job 2741:
// cpu_top
module cpu_top(
    input wire clk,
    input wire rst_n,
    input wire [31:0] rData,
    input wire [31:0] inst,
    output wire [31:0] pc,
    output wire [31:0] display,
    output wire [31:0] addr,
    output wire [31:0] wData,
    output wire wen,
    output wire [31:0] rdata_19
);
wire [31:0] rdata_19_out;
assign rdata_19 = rdata_19_out;
assign display = inst;
wire [31:0] npc;
wire npc_op;
wire [31:0] pc_4;
wire [2:0] sext_op;
wire [31:0] ext;
wire rf_we;
wire [31:0] regData_1;
wire [31:0] regData_2;
wire [31:0] regData_wb;
wire brun;
wire breq;
wire brlt;
wire bsel;
wire asel;
wire [31:0] alu_a;
wire [31:0] alu_b;
wire [31:0] alu_c;
wire [3:0] alu_op;
wire dram_we;
wire [31:0] dram_rd;
wire [1:0] wbsel;
assign alu_a = (Asel_EX_con==1)?rD1_EX_con:pc_EX_con;
assign alu_b = (Bsel_EX_con==1)?ext_EX_con:rD2_EX_con;
assign regData_wb = (WBsel_MEM_con==0)?pc4_MEM_con:((WBsel_MEM_con==1)?c_MEM_con:dram_rd);
assign addr=c_MEM_con;
assign wData=rD2_MEM_con;
assign wen = Dram_we_MEM_con;
assign dram_rd=rData;
wire [31:0]inst_ID_con;
wire [31:0]pc_ID_con,pc_EX_con;
wire [31:0]pc4_ID_con,pc4_EX_con,pc4_MEM_con;
wire [31:0]rD1_EX_con,rD2_EX_con,rD2_MEM_con;
wire [31:0]ext_EX_con;
wire [4:0]wR_EX_con,wR_MEM_con,wR_WB_con;
wire Asel_EX_con,Bsel_EX_con;
wire [3:0]Alu_op_EX_con;
wire RF_we_EX_con,RF_we_MEM_con,RF_we_WB_con;
wire Dram_we_EX_con,Dram_we_MEM_con;
wire [1:0]WBsel_EX_con,WBsel_MEM_con;
wire [31:0]c_MEM_con;
wire [31:0]RF_wd_WB_con;
wire [31:0]rD1_fw_con,rD2_fw_con;
wire stall_PC_con,stall_IF_ID_con;
wire flush_IF_ID_con,flush_ID_EX_con;
wire rD1_fw_op_con,rD2_fw_op_con;
wire rR1_use_con,rR2_use_con;
wire npc_op_EX_con;
hazard_ctrl U_hazard_ctrl(
    .wR_EX(wR_EX_con),
    .wR_MEM(wR_MEM_con),
    .wR_WB(wR_WB_con),
    .rf_we_EX(RF_we_EX_con),
    .rf_we_MEM(RF_we_MEM_con),
  ...
Size in the first run: ~7800 cells after synthesis, roughly 230 I/O pins, about 80000 um^2 of cells after synthesis.
clock: 12.7 ns
lec_check: 0
abc_area: 0
cap_margin: 40
cell_pad_in_sites_detail_placement: 2
core_aspect_ratio: 0.56
core_margin: 8
core_utilization: 55
cts_cluster_diameter: 334
cts_cluster_size: 85
gpl_routability_driven: 0
gpl_timing_driven: 0
hold_slack_margin: 0.09
max_routing_layer: met5
place_density_lb_addon: 0.01
slew_margin: 20
run.sh (not shown) runs the stock make flow with config.mk's settings and CLKGATE_MAP_FILE=.
3_5_place_dp: job 2741 exited with error
> inputs changed (job 2741 -> job 134)
Settings: removing CORE_ASPECT_RATIO (formerly 0.56); removing CELL_PAD_IN_SITES_DETAIL_PLACEMENT (formerly 2); changing CORE_MARGIN from 8 to 2; removing ABC_AREA (formerly 0); changing CORE_UTILIZATION from 55 to 66; removing CTS_CLUSTER_DIAMETER (formerly 334); removing PLACE_DENSITY_LB_ADDON (formerly 0.01); removing HOLD_SLACK_MARGIN (formerly 0.09); changing CAP_MARGIN from 40 to 20; removing MAX_ROUTING_LAYER (formerly met5); removing GPL_TIMING_DRIVEN (formerly 0); removing CTS_CLUSTER_SIZE (formerly 85); removing GPL_ROUTABILITY_DRIVEN (formerly 0); changing the clock period (ns, I/O delays scaled along) from 12.7 to 5.89.
Results
- As far as tally of unique sky130hd cells used after synthesis goes, job 134 and job 2741 are indistinguishable; the numbers are identical.
- Going from job 2741 to job 134, count of instantiated cells in the yosys netlist level, total I/O pin count closely matched the old numbers, horizontal die size went down, part of the Yosys area used for sequential elements about even.
- Lower core footprint among job 2741 and job 134: job 134
- Die span in y, job 2741 and job 134: lower on job 2741
- On die footprint, the lower figure sits with job 134, not job 2741.
- Job 134 -> job 2741: post-synthesis instance area delta 0, exact match
- Re placement row count: job 134 is 23 up on job 2741.
- Diff job 2741 and job 134: core utilization before placement lower in job 2741
- Job 134: it failed with a tool error in 5_1_grt, so there are no final results.
--- input diff job 134..job 1165 ---
Settings: PLACE_DENSITY: unset -> 0.38; CORE_UTILIZATION: 66 -> 71; the clock period (ns, I/O delays scaled along): 5.89 -> 7.41.
## What came out
Job 1165 failed in 5_1_grt with GRT-0116.
Job 1165 gives less total placed instance area than job 134 did.
Compared with job 134, job 1165 shows a pre-CTS setup slack that is 1.03 ns higher.
As far as summed standard-cell area reported by yosys is concerned, job 1165 and job 134 perform about the same.
Job 1165 does better than job 134 on die area.
Comparing job 1165 against job 134, there is no change at all in synthesized cell count.
Post-cts gate resize count came out exactly the same in job 134 and job 1165.
## Diff of input files: job 4327 against job 1165
Settings: CORE_UTILIZATION changed from 71 to 40; the clock period (ns, I/O delays scaled along) changed from 7.41 to 4.12.
==> comparison <==
On post-cts hold-fix buffer tally, the lower figure sits with job 1165, not job 4327. Taking job 1165 over job 4327, the number of cells in the design after placement ratio works out to 0.77. From job 1165 to job 4327, maximum level of the CTS H-tree did not move at all. Comparing job 1165 against job 4327, there is no change at all in boundary pin count. As far as buffer depth of the longest clock path goes, job 4327 and job 1165 are indistinguishable; the numbers are identical. Job 4327 gives more number of buffers created by CTS than job 1165 did. Although it ran to completion, job 4327 produced a layout that fails the final checks because of negative setup slack.


cpu_top again, from the RTL that the note above started with.
Settings: LEC_CHECK=0, ABC_AREA=0, CAP_MARGIN=40, CELL_PAD_IN_SITES_DETAIL_PLACEMENT=2, CELL_PAD_IN_SITES_GLOBAL_PLACEMENT=2, CORE_MARGIN=2, CORE_UTILIZATION=40, CTS_CLUSTER_DIAMETER=27, GPL_ROUTABILITY_DRIVEN=0, HOLD_SLACK_MARGIN=-0.05, MAX_ROUTING_LAYER=met4, SETUP_SLACK_MARGIN=-0.36, SLEW_MARGIN=0; clock period 8.5 ns.
==> next run, changes <==
Settings changed: ABC_AREA 0 to not set, CAP_MARGIN 40 to 20, CELL_PAD_IN_SITES_DETAIL_PLACEMENT 2 to not set, CELL_PAD_IN_SITES_GLOBAL_PLACEMENT 2 to not set, CTS_CLUSTER_DIAMETER 27 to not set, GPL_ROUTABILITY_DRIVEN 0 to not set, HOLD_SLACK_MARGIN -0.05 to not set, MAX_ROUTING_LAYER met4 to not set, PLACE_DENSITY set to 0.38, SETUP_SLACK_MARGIN -0.36 to not set, SLEW_MARGIN 0 to 20.
Clock period 8.5 ns to 5.83 ns, I/O delays scaled along.
Result: The new run completed and failed the layout checks on negative setup slack. Combinational power came out higher by 50%. Synthesized area is unchanged. Design area shrinks by 7.6%. Fmax went up by 21%. Utilization came out lower by 3.9 points. Wire length fell by 3.5%. Final cell count shrinks by 2.8%. Clock power went down by 32%. Non-clock buffer count rose by 178. Clock skew went down by 0.0046 ns.
==> next run, changes <==
Settings changed: CORE_UTILIZATION 40 to 30.
Clock period 5.83 ns to 8.5 ns, I/O delays scaled along.
=> With this change the flow finished with timing, DRC and antenna clean; worst setup slack gets better by 1.1 ns; clock-buffer cell count climbs by 16; wire length climbs by about 5%; non-clock buffer count drops by 201; sequential share of layout area climbs by 0.35 points.
==> next run, changes <==
Settings changed: ABC_AREA set to 1, CORE_UTILIZATION 30 to 52, CTS_CLUSTER_SIZE set to 96.
Clock period 8.5 ns to 4.54 ns, I/O delays scaled along.
Outcome: This time the run finished but failed the layout checks on negative setup slack; power climbs by well over a third; wire length drops by roughly a tenth; fmax climbs by well over a third; sequential cell count is unchanged; via count climbs by a quarter to a third; non-clock buffer count climbs by 782; core utilization climbs by 29 points; synthesized area climbs by a few percent; final cell count climbs by about a fifth.
==> next run, changes <==
Settings changed: CORE_UTILIZATION 52 to 40, CTS_CLUSTER_SIZE 96 to not set, SETUP_SLACK_MARGIN set to 1.12.
Clock period 4.54 ns to 4.14 ns, I/O delays scaled along.
The new run produced a layout that fails on negative setup slack.
Core utilization drops by 9.2 points.
Clock skew goes up by 0.032 ns.
Non-clock buffer count went up by 668.
==> next run, changes <==
Settings changed: ABC_AREA 1 to not set, CORE_UTILIZATION 40 to 58, SETUP_SLACK_MARGIN 1.12 to 1.04.
Clock period 4.14 ns to 5.81 ns, I/O delays scaled along.
The new run failed in 5_1_grt (GRT-0232).
Synthesized area falls by 2.6%.
Die size shrinks by about 33%.
Synthesized cell count fell by about 30%.


Starting RTL as in the previous note.
Settings: LEC_CHECK=0, ABC_AREA=1, CAP_MARGIN=35, CELL_PAD_IN_SITES_DETAIL_PLACEMENT=0, CORE_MARGIN=2, CORE_UTILIZATION=72, MAX_ROUTING_LAYER=met5, PLACE_DENSITY_LB_ADDON=0.06, SLEW_MARGIN=20; clock period 7.89 ns.
The starting point stopped in global routing.
Then changed:
- CAP_MARGIN: 35 -> 20
- CELL_PAD_IN_SITES_DETAIL_PLACEMENT: 0 -> default
- CORE_UTILIZATION: 72 -> 51
- MAX_ROUTING_LAYER: met5 -> default
- PLACE_DENSITY: default -> 0.38
- PLACE_DENSITY_LB_ADDON: 0.06 -> default
- TNS_END_PERCENT: default -> 10
- clock period: 7.89 -> 4.61 ns (I/O delays scaled with it)
The new run finished but failed the layout checks on negative setup slack.
Die size grows by well over a third.
Area after synthesis is unchanged.
Synthesized cell count is unchanged.
Then changed:
- ABC_AREA: 1 -> default
- CORE_UTILIZATION: 51 -> 61
- MAX_ROUTING_LAYER: default -> met4
- PLACE_DENSITY: 0.38 -> default
- SETUP_SLACK_MARGIN: default -> 1.58
- TNS_END_PERCENT: 10 -> default
- clock period: 4.61 -> 6.28 ns (I/O delays scaled with it)
Result:
- With this change the flow never finished: it broke off in global routing on GRT-0116
- area after synthesis went down by a few percent
- die area went down by about a fifth
- synthesized cell count falls by a quarter to a third
Power and IR drop assume default switching activity.
